Setup of red:
Design datapath, start of the top module:
module datapath (clk, writenum, readnum, write, datapath_in, vsel, loada, loadb, loadc, shift, asel, bsel, ALUop, loads, Z_out, datapath_out);
input write, clk, loada, loadb, loadc, asel, bsel, loads, vsel;
input [1:0] ALUop, shift;
input [2:0] writenum, readnum;
input [15:0] datapath_in;
output Z_out;
output [15:0] datapath_out;
wire [15:0] data_in;
reg[15:0] aloaded, in;
wire [15:0] Bin, Ain;
reg Z_out;
reg [15:0] datapath_out;
wire [15:0] data_out, sout, out;
wire Z;
assign data_in = vsel ? datapath_in : datapath_out;  
regfile REGFILE(data_in, writenum, write, readnum, clk, data_out);  
always_ff @(posedge clk)  
begin
if (loada == 1) 
begin
 aloaded <= data_out ;
end
end 
always_ff @(posedge clk)  
begin
if (loadb == 1) 
begin
 in <= data_out ;
end
end 
shifter SHIFTER(in,shift,sout);
assign Bin = bsel ? ({11'b0, datapath_in[4:0]}) : sout ;  
assign Ain = asel ? (16'b0000000000000000) : aloaded ;
ALU alu(Ain,Bin,ALUop,out,Z);  
always_ff @(posedge clk)  
begin
if (loads == 1) 
begin
 Z_out <= Z ;
end
end 
always_ff @(posedge clk)  
begin
if (loadc == 1) 
begin
 datapath_out <= out ;
end
end 
endmodule 
export LEC_CHECK = 0
export ABC_AREA = 0
export CAP_MARGIN = 20
export CELL_PAD_IN_SITES_DETAIL_PLACEMENT = 1
export CELL_PAD_IN_SITES_GLOBAL_PLACEMENT = 2
export CORE_ASPECT_RATIO = 0.66
export CORE_MARGIN = 2
export CORE_UTILIZATION = 61
export GPL_TIMING_DRIVEN = 0
export MAX_ROUTING_LAYER = met4
export PLACE_DENSITY_LB_ADDON = 0.02
export SLEW_MARGIN = 30
create_clock -name core_clock -period 4.8 [get_ports {clk}]
run.sh (not shown) runs the stock make flow with config.mk's settings and CLKGATE_MAP_FILE=.
For red, the flow was terminated by a tool error in global placement (3_3_place_gp) and produced no final design.
For blue, these inputs were changed with respect to red:
- CELL_PAD_IN_SITES_DETAIL_PLACEMENT removed (was 1)
- GPL_TIMING_DRIVEN removed (was 0)
- ABC_AREA removed (was 0)
- MAX_ROUTING_LAYER removed (was met4)
- CORE_ASPECT_RATIO removed (was 0.66)
- PLACE_DENSITY_LB_ADDON removed (was 0.02)
- CELL_PAD_IN_SITES_GLOBAL_PLACEMENT removed (was 2)
- CORE_UTILIZATION changed from 61 to 40
- SLEW_MARGIN changed from 30 to 20
- the clock period (ns, I/O delays scaled along) changed from 4.8 to 5.29
--- outcome ---
- blue | status: complete | timing, DRC, antenna: pass
- Diff red -> blue: area of the placeable core up 53%, yosys synthesis chip area flat.
- For overall chip area, dividing the value from red by the value from blue gives 0.66.
- Re register share after synthesis: no difference whatsoever between red and blue.
Modified inputs, green compared to blue
- a change of CORE_UTILIZATION from 40 to 72
- an added TNS_END_PERCENT of 5
- an added PLACE_DENSITY of 0.4
- an added ABC_AREA of 1
- a change of the clock period (ns, I/O delays scaled along) from 5.29 to 2.93
==> comparison <==
For green, the flow was terminated by a tool error in global routing (5_1_grt) and produced no final design. Adder and majority cell fraction of the synthesized area was higher in the run labelled blue. Total placed cells including tap cells sits higher in green than in blue. Of blue and green, the lower core outline area belongs to green. Lower instance area after placement goes to blue over green. | post-synthesis instance area | green vs blue | worse |. | die area | lower: green |. Row count (lower): green. Summary of the comparison: post-CTS resize count is higher in green, relative to blue.
For orange, these inputs were changed with respect to green:
- PLACE_DENSITY removed (was 0.4)
- CORE_UTILIZATION changed from 72 to 65
- CTS_CLUSTER_SIZE newly set to 85
- SETUP_SLACK_MARGIN newly set to 0.85
- the clock period (ns, I/O delays scaled along) changed from 2.93 to 2.94
Notes after the runs:
The final report for orange shows a completed flow and a layout that fails verification, specifically negative setup slack.
In the summary table, green is marked failed, with error DPL-0038 raised in global routing (5_1_grt).
Delta (orange minus green): floorplan-stage core utilization now smaller, worst setup slack after placement now smaller, number of setup buffers added after CTS now smaller.
| die outline width | orange vs green | 6.0 microns higher |
orange gives more half-perimeter wire length of the detailed placement result than green did.
orange -> green: total clock buffers created by CTS delta 0, exact match
Compared with green, orange shows a area enclosed by the die boundary that is about 10% higher.
Looking at number of gates resized after CTS, orange sits below green.
For purple, these inputs were changed with respect to orange:
- clearing ABC_AREA, which used to be 1
- clearing TNS_END_PERCENT, which used to be 5
- swapping 65 for 57 in CORE_UTILIZATION
- clearing CTS_CLUSTER_SIZE, which used to be 85
- clearing SETUP_SLACK_MARGIN, which used to be 0.85
- swapping 2.94 for 3.56 in the clock period (ns, I/O delays scaled along)
==> comparison <==
- Each of orange and purple falls short of a clean finish.
- Final checks on orange, whose flow otherwise completed, came back failing, citing negative setup slack.
- purple vs orange — average wire per standard cell dropped by more than a quarter
- Re met2 usage in global routing: purple is 25 points down on orange.
- Sort orange and purple by starting density of the core, ascending, and purple comes first.
- orange reports its type of the worst min-delay path as input pin to register while purple reports register to register.
- From orange to purple the numbers moved as follows: portion of total power attributed to sequential cells went up by 1.2 points, post-layout instance area went down by about 0.9%, worst relative slew slack went up by 9.0 points.
- Comparing orange and purple, the lower final-report setup violation count was measured on orange.
- Re clock-buffer cell count: purple is 2 up on orange.
- The sequential share of layout area number comes out higher for purple vs orange.
- Re final-stage net count: orange was higher than purple.

========
Starting RTL as in the previous note.
make LEC_CHECK=0 CAP_MARGIN=20 CORE_MARGIN=2 CORE_UTILIZATION=65 CTS_CLUSTER_SIZE=51 HOLD_SLACK_MARGIN=0.28 SETUP_SLACK_MARGIN=0.86 SLEW_MARGIN=25 TNS_END_PERCENT=5 finish   # period 2.94 ns
The first run reached the layout checks and failed them: negative setup slack.
Then changed:
CORE_UTILIZATION = 64   (was 65)
CTS_CLUSTER_SIZE = 100   (was 51)
HOLD_SLACK_MARGIN = default   (was 0.28)
SETUP_SLACK_MARGIN = 0.85   (was 0.86)
SLEW_MARGIN = 20   (was 25)
TNS_END_PERCENT = default   (was 5)
Effect: With this change the flow stopped in clock tree synthesis (4_1_cts); synthesized area stays the same; synthesized cell count stays the same; die size increases by 1.5%.
Then changed:
CORE_UTILIZATION = 40   (was 64)
CTS_CLUSTER_SIZE = default   (was 100)
SETUP_SLACK_MARGIN = default   (was 0.85)
clock period = 5.5 ns   (was 2.94 ns; I/O delays follow)
What happened: This time the run ran to the end with no violations; synthesized area does not change; synthesized cell count does not change; die area is higher by 58%.
Then changed:
ABC_AREA = 1   (was default)
CAP_MARGIN = 40   (was 20)
CORE_ASPECT_RATIO = 0.5   (was default)
CTS_CLUSTER_DIAMETER = 333   (was default)
CTS_CLUSTER_SIZE = 100   (was default)
PLACE_DENSITY = 0.9   (was default)
TNS_END_PERCENT = 25   (was default)
Total power fell by a few percent.
Combinational power fell by roughly a tenth.
Die size rose by a few percent.
Clock power fell by roughly a tenth.
Worst setup slack gets better by 0.70 ns.
Routed wire length rose by roughly a tenth.
Final cell count rose by a quarter to a third.
Non-clock buffer count fell by 65.
Then changed:
ABC_AREA = default   (was 1)
CAP_MARGIN = 20   (was 40)
CORE_ASPECT_RATIO = default   (was 0.5)
CORE_UTILIZATION = 58   (was 40)
CTS_CLUSTER_DIAMETER = default   (was 333)
CTS_CLUSTER_SIZE = default   (was 100)
PLACE_DENSITY = default   (was 0.9)
TNS_END_PERCENT = default   (was 25)
clock period = 2.97 ns   (was 5.5 ns; I/O delays follow)
What happened:
- This time the run completed and failed the layout checks on negative setup slack
- non-clock buffer count came out higher by 168
- wire length came out higher by 1.8%
- worst setup slack got worse by 2.5 ns
- power came out higher by 110%
- clock-buffer cell count came out lower by 2
- via count came out lower by 11%
- clock power came out higher by 110%
- synthesized cell count came out lower by 31%
- final cell count came out lower by 16%

========
Starting RTL as in the previous note.
## datapath
module datapath (clk, writenum, readnum, write, datapath_in, vsel, loada, loadb, loadc, shift, asel, bsel, ALUop, loads, Z_out, datapath_out);
clock: 5.09 ns
lec_check: 0
abc_area: 0
cap_margin: 30
cell_pad_in_sites_global_placement: 1
core_aspect_ratio: 0.5
core_margin: 2
core_utilization: 40
cts_cluster_size: 16
gpl_routability_driven: 0
gpl_timing_driven: 0
max_routing_layer: met4
min_routing_layer: met1
slew_margin: 20
tns_end_percent: 5
The starting point produced a clean layout.
Change:
Settings changed: ABC_AREA 0 to not set, CAP_MARGIN 30 to 20, CELL_PAD_IN_SITES_GLOBAL_PLACEMENT 1 to not set, CORE_ASPECT_RATIO 0.5 to not set, CORE_UTILIZATION 40 to 65, CTS_CLUSTER_SIZE 16 to not set, GPL_ROUTABILITY_DRIVEN 0 to not set, GPL_TIMING_DRIVEN 0 to not set, MIN_ROUTING_LAYER met1 to not set.
Clock period 5.09 ns to 2.97 ns, I/O delays scaled along.
=>
- This time the run completed and failed the layout checks on setup timing
- power came out higher by 89%
- die area came out lower by 38%
- combinational power came out higher by 140%
- synthesized area does not change
- cell area came out higher by 7.9%
Change:
Settings changed: CTS_CLUSTER_DIAMETER set to 374, CTS_CLUSTER_SIZE set to 17, MAX_ROUTING_LAYER met4 to not set, SETUP_SLACK_MARGIN set to -0.29, TNS_END_PERCENT 5 to not set.
The new run reached the layout checks and failed them: setup timing.
Worst hold slack gets better by 0.014 ns.
Clock-buffer cell count does not change.
Wire length increases by 11%.
Synthesized cell count stays the same.
Via count rises by 6.0%.
Die size stays the same.
Design area came out higher by 5.0%.
Global-route usage came out higher by 3.1 points.
Non-clock buffer count climbs by 35.
Change:
Settings changed: ABC_AREA set to 1, CTS_CLUSTER_DIAMETER 374 to not set, CTS_CLUSTER_SIZE 17 to 85, SETUP_SLACK_MARGIN -0.29 to -0.09.
Clock period 2.97 ns to 2.94 ns, I/O delays scaled along.
Outcome:
- The new run ran to the end with violations: setup timing
- utilization fell by 4.3 points
- power stays flat
- cell count goes up by about a fifth
- routed wire length came out lower by a few percent
- synthesized area increases slightly
Change:
Settings changed: ABC_AREA 1 to not set, CAP_MARGIN 20 to 0, CORE_UTILIZATION 65 to 67, CTS_CLUSTER_SIZE 85 to 51, HOLD_SLACK_MARGIN set to 0.28, SETUP_SLACK_MARGIN -0.09 to 0.86, SLEW_MARGIN 20 to 0, TNS_END_PERCENT set to 5.
The new run finished but fails on setup timing.
Combinational power climbs by roughly a tenth.
Setup slack gets worse by 2.0 ns.
Total power climbs by a few percent.
Clock-buffer cell count drops by 2.
First-iteration DRC count climbs by about a fifth.
Area after synthesis drops slightly.
Die size drops by a few percent.
Worst hold slack gets better by 0.077 ns.
Cell area climbs slightly.
Flip-flop count stays the same.
Critical path depth drops by 1.
Change:
Settings changed: CAP_MARGIN 0 to 20, CORE_UTILIZATION 67 to 57, CTS_CLUSTER_SIZE 51 to not set, HOLD_SLACK_MARGIN 0.28 to not set, SETUP_SLACK_MARGIN 0.86 to not set, SLEW_MARGIN 0 to 20, TNS_END_PERCENT 5 to not set.
Clock period 2.94 ns to 5.29 ns, I/O delays scaled along.
Effect: The changed run completed with no timing, DRC or antenna violations; worst setup slack improved by 2.6 ns; non-clock buffer count goes down by 79; first-iteration DRC count falls by 83%; hold slack is worse by 0.028 ns; routed wire length falls by 43%.
Power figures rest on the tool's default switching activity, not on a simulated workload.
